== 11-08 ==
// sa_top
module sa_top (
    input  logic          clk_i,
    input  logic          rst_ni,
    input  logic          s_valid_i,
    input  logic          s_last_i,
    input  logic          m_ready_i,
    output logic          s_ready_o,
    output logic          m_valid_o,
    output logic          m_last_o,
    input  logic [ 15:0]  sx_data_i,
    input  logic [ 63:0]  sk_data_i,
    output logic [ 63:0]  m_data_o
);
  axis_sa #(
      .LatencyMul(1),
      .LatencyAcc(1),
      .Rows      (4),
      .Cols      (8),
      .WidthY    (16),
      .MacType   (0),
      .WidthX    (4),
      .WidthK    (8)
  ) i_sa (
      .clk_i    (clk_i),
      .rst_ni   (rst_ni),
      .s_valid_i(s_valid_i),
      .s_last_i (s_last_i),
      .m_ready_i(m_ready_i),
      .s_ready_o(s_ready_o),
      .m_valid_o(m_valid_o),
      .m_last_o (m_last_o),
      .sx_data_i(sx_data_i),
      .sk_data_i(sk_data_i),
      .m_data_o (m_data_o)
  );
endmodule
Settings: LEC_CHECK=0, ABC_AREA=1, CAP_MARGIN=15, CELL_PAD_IN_SITES_GLOBAL_PLACEMENT=1, CORE_ASPECT_RATIO=0.75, CORE_MARGIN=2, CORE_UTILIZATION=19, CTS_CLUSTER_DIAMETER=87, GPL_ROUTABILITY_DRIVEN=0, MIN_ROUTING_LAYER=met1, PLACE_DENSITY=0.6, SETUP_SLACK_MARGIN=1.1, SLEW_MARGIN=35; clock period 5.8 ns.
run.sh (not shown) runs the stock make flow with config.mk's settings and CLKGATE_MAP_FILE=.
Looking at the reports, 11-08 completed the entire flow and the layout it produced met the timing, design-rule and antenna checks.
Here is what was changed in the inputs of 05-07 compared with 11-08.
==> flow/config.mk <==
export PLATFORM = sky130hd
export DESIGN_NAME = sa_top
export DESIGN_NICKNAME = sa_top
export VERILOG_FILES = /design/flow/design.v
export SDC_FILE = /design/flow/constraint.sdc
export NUM_CORES = 4
export LEC_CHECK = 0
export CAP_MARGIN = 20
export CORE_MARGIN = 2
export CORE_UTILIZATION = 62
export CTS_CLUSTER_SIZE = 99
export PLACE_DENSITY = 0.6
export SLEW_MARGIN = 20
==> flow/constraint.sdc <==
create_clock -name core_clock -period 3.04 [get_ports {clk_i}]
set_input_delay 0.6080 -clock core_clock [delete_from_list [all_inputs] [get_ports {clk_i}]]
set_output_delay 0.6080 -clock core_clock [all_outputs]
set_load 0.01 [all_outputs]
==> comparison <==
In 05-07 the implementation ran to completion but is not tape-out ready, as the final checks report setup timing. Fraction of met1 tracks used by global routing: 11-08 and 05-07 compared, higher one is 05-07. Cell count sits lower in 05-07 than in 11-08. Looking at busiest layer in global routing, the met2 result is from 05-07; the met1 one comes from 11-08. For the deepest clock path buffer count, 05-07 came in 1 lower than 11-08 did. Total power: 05-07 above 11-08.

========
sa_top again, from the RTL that the note above started with.
Settings: LEC_CHECK=0, CAP_MARGIN=20, CELL_PAD_IN_SITES_GLOBAL_PLACEMENT=0, CORE_ASPECT_RATIO=1.14, CORE_MARGIN=2, CORE_UTILIZATION=72, CTS_CLUSTER_DIAMETER=51, CTS_CLUSTER_SIZE=52, MAX_ROUTING_LAYER=met5, PLACE_DENSITY=0.36, SETUP_SLACK_MARGIN=1.12, SLEW_MARGIN=20; clock period 3.83 ns.
The starting point ran to the end with violations: negative setup slack.
Rerun with:
==> flow/config.mk (replaced) <==
export PLATFORM = sky130hd
export DESIGN_NAME = sa_top
export DESIGN_NICKNAME = sa_top
export VERILOG_FILES = /design/flow/design.v
export SDC_FILE = /design/flow/constraint.sdc
export NUM_CORES = 4
export LEC_CHECK = 0
export CAP_MARGIN = 20
export CORE_MARGIN = 2
export CORE_UTILIZATION = 16
export PLACE_DENSITY = 0.6
export SLEW_MARGIN = 20
==> flow/constraint.sdc (replaced) <==
create_clock -name core_clock -period 6.19 [get_ports {clk_i}]
set_input_delay 1.2380 -clock core_clock [delete_from_list [all_inputs] [get_ports {clk_i}]]
set_output_delay 1.2380 -clock core_clock [all_outputs]
set_load 0.01 [all_outputs]
Outcome: With this change the flow ran to the end with no violations. Worst hold slack gains 0.17 ns. Clock-buffer cell count came out higher by 95. Combinational power went down by 48%. Non-clock buffer count decreases by 617. Worst setup slack is better by 1.5 ns. Final cell count goes up by 42%. Sequential power fell by about 40%. Wire length rose by 3.9%. Via count decreases by 8.1%.
Rerun with:
--- a/flow/config.mk
+++ b/flow/config.mk
@@ -9,4 +9,7 @@
 export CORE_MARGIN = 2
-export CORE_UTILIZATION = 16
+export CORE_UTILIZATION = 72
+export CTS_CLUSTER_DIAMETER = 29
+export CTS_CLUSTER_SIZE = 37
 export PLACE_DENSITY = 0.6
+export SETUP_SLACK_MARGIN = 1.04
 export SLEW_MARGIN = 20
==> flow/constraint.sdc (replaced) <==
create_clock -name core_clock -period 3.49 [get_ports {clk_i}]
set_input_delay 0.6980 -clock core_clock [delete_from_list [all_inputs] [get_ports {clk_i}]]
set_output_delay 0.6980 -clock core_clock [all_outputs]
set_load 0.01 [all_outputs]
- The new run produced a layout that fails on negative setup slack
- combinational power grows by well over a third
- wire length grows by about a fifth
- design area grows by a few percent
- synthesized cell count is unchanged
- die area shrinks by well over a third
- sequential share of layout area shrinks by 1.5 points
- setup slack got worse by 2.3 ns

========
sa_top again, from the RTL that the note above started with.
Settings: LEC_CHECK=0, CAP_MARGIN=20, CELL_PAD_IN_SITES_GLOBAL_PLACEMENT=3, CORE_ASPECT_RATIO=0.56, CORE_MARGIN=4, CORE_UTILIZATION=15, HOLD_SLACK_MARGIN=0.07, MAX_ROUTING_LAYER=met4, MIN_ROUTING_LAYER=met2, SLEW_MARGIN=10, TNS_END_PERCENT=35; clock period 3.25 ns.
The starting point completed, yet does not pass: negative setup slack.
==> next run, changes <==
==> flow/config.mk (replaced) <==
export PLATFORM = sky130hd
export DESIGN_NAME = sa_top
export DESIGN_NICKNAME = sa_top
export VERILOG_FILES = /design/flow/design.v
export SDC_FILE = /design/flow/constraint.sdc
export NUM_CORES = 4
export LEC_CHECK = 0
export CAP_MARGIN = 20
export CORE_MARGIN = 2
export CORE_UTILIZATION = 40
export PLACE_DENSITY = 0.6
export SLEW_MARGIN = 20
==> flow/constraint.sdc (replaced) <==
create_clock -name core_clock -period 4.06 [get_ports {clk_i}]
set_input_delay 0.8120 -clock core_clock [delete_from_list [all_inputs] [get_ports {clk_i}]]
set_output_delay 0.8120 -clock core_clock [all_outputs]
set_load 0.01 [all_outputs]
Result:
- With this change the flow went through all stages and came out clean
- area after synthesis is unchanged
- hold slack improved by 0.19 ns
- first-iteration DRC count shrinks by 45%
- count of clock-buffer cells in the layout shrinks by 5
- routed wire length shrinks by 38%
==> next run, changes <==
--- a/flow/config.mk
+++ b/flow/config.mk
@@ -8,5 +8,8 @@
 export CAP_MARGIN = 20
 export CORE_MARGIN = 2
-export CORE_UTILIZATION = 40
+export CORE_UTILIZATION = 70
+export CTS_CLUSTER_DIAMETER = 28
+export CTS_CLUSTER_SIZE = 46
 export PLACE_DENSITY = 0.6
+export SETUP_SLACK_MARGIN = 0.42
 export SLEW_MARGIN = 20
==> flow/constraint.sdc (replaced) <==
create_clock -name core_clock -period 3.49 [get_ports {clk_i}]
set_input_delay 0.6980 -clock core_clock [delete_from_list [all_inputs] [get_ports {clk_i}]]
set_output_delay 0.6980 -clock core_clock [all_outputs]
set_load 0.01 [all_outputs]
After rerunning: This time the run finished but failed the layout checks on negative setup slack. Total power is higher by 55%. Count of clock-buffer cells in the layout increases by 225. Worst hold slack loses 0.14 ns. Fmax went down by about 3.4%.
==> next run, changes <==
==> flow/config.mk (replaced) <==
export PLATFORM = sky130hd
export DESIGN_NAME = sa_top
export DESIGN_NICKNAME = sa_top
export VERILOG_FILES = /design/flow/design.v
export SDC_FILE = /design/flow/constraint.sdc
export NUM_CORES = 4
export LEC_CHECK = 0
export CAP_MARGIN = 20
export CELL_PAD_IN_SITES_GLOBAL_PLACEMENT = 1
export CORE_MARGIN = 4
export CORE_UTILIZATION = 40
export SLEW_MARGIN = 20
export TNS_END_PERCENT = 35
==> flow/constraint.sdc (replaced) <==
create_clock -name core_clock -period 3.25 [get_ports {clk_i}]
set_input_delay 0.6500 -clock core_clock [delete_from_list [all_inputs] [get_ports {clk_i}]]
set_output_delay 0.6500 -clock core_clock [all_outputs]
set_load 0.01 [all_outputs]
The new run completed and failed the layout checks on negative setup slack.
Cell count rises by 7.5%.
Worst setup slack gets worse by 0.056 ns.
Maximum frequency rises by 4.8%.
Combinational power stays flat.
Clock power falls by 31%.
Design area falls by 4.4%.
Synthesized cell count is unchanged.
Hold slack gets better by 0.082 ns.
First-iteration DRC count falls by 52%.
Power falls by 17%.
==> next run, changes <==
--- a/flow/config.mk
+++ b/flow/config.mk
@@ -7,7 +7,8 @@
 export LEC_CHECK = 0
 export CAP_MARGIN = 20
-export CELL_PAD_IN_SITES_GLOBAL_PLACEMENT = 1
-export CORE_MARGIN = 4
-export CORE_UTILIZATION = 40
+export CORE_MARGIN = 2
+export CORE_UTILIZATION = 72
+export CTS_CLUSTER_DIAMETER = 27
+export CTS_CLUSTER_SIZE = 41
+export SETUP_SLACK_MARGIN = 0.59
 export SLEW_MARGIN = 20
-export TNS_END_PERCENT = 35
==> flow/constraint.sdc (replaced) <==
create_clock -name core_clock -period 3.56 [get_ports {clk_i}]
set_input_delay 0.7120 -clock core_clock [delete_from_list [all_inputs] [get_ports {clk_i}]]
set_output_delay 0.7120 -clock core_clock [all_outputs]
set_load 0.01 [all_outputs]
The new run reached the layout checks and failed them: negative setup slack; power came out higher by about a fifth; worst hold slack gets worse by 0.097 ns; count of clock-buffer cells in the layout came out higher by 209; non-clock buffer count came out lower by 108.
==> next run, changes <==
--- a/flow/config.mk
+++ b/flow/config.mk
@@ -7,8 +7,10 @@
 export LEC_CHECK = 0
 export CAP_MARGIN = 20
+export CELL_PAD_IN_SITES_GLOBAL_PLACEMENT = 0
+export CORE_ASPECT_RATIO = 1.14
 export CORE_MARGIN = 2
 export CORE_UTILIZATION = 72
-export CTS_CLUSTER_DIAMETER = 27
-export CTS_CLUSTER_SIZE = 41
-export SETUP_SLACK_MARGIN = 0.59
+export CTS_CLUSTER_SIZE = 52
+export MAX_ROUTING_LAYER = met5
+export PLACE_DENSITY = 0.66
 export SLEW_MARGIN = 20
==> flow/constraint.sdc (replaced) <==
create_clock -name core_clock -period 3.83 [get_ports {clk_i}]
set_input_delay 0.7660 -clock core_clock [delete_from_list [all_inputs] [get_ports {clk_i}]]
set_output_delay 0.7660 -clock core_clock [all_outputs]
set_load 0.01 [all_outputs]
Effect:
- The changed run produced a layout that fails on negative setup slack
- fmax increases by 6.4%
- cell area decreases by about 10%
- setup slack is better by 0.52 ns
- count of clock-buffer cells in the layout decreases by 311
- wire length decreases by 15%
- total power decreases by 35%
- via count decreases by 8.5%
- register-to-register slack is better by 0.52 ns
- sequential power decreases by about 7%
No activity file was given, so power comes from the tool's default toggle rates.
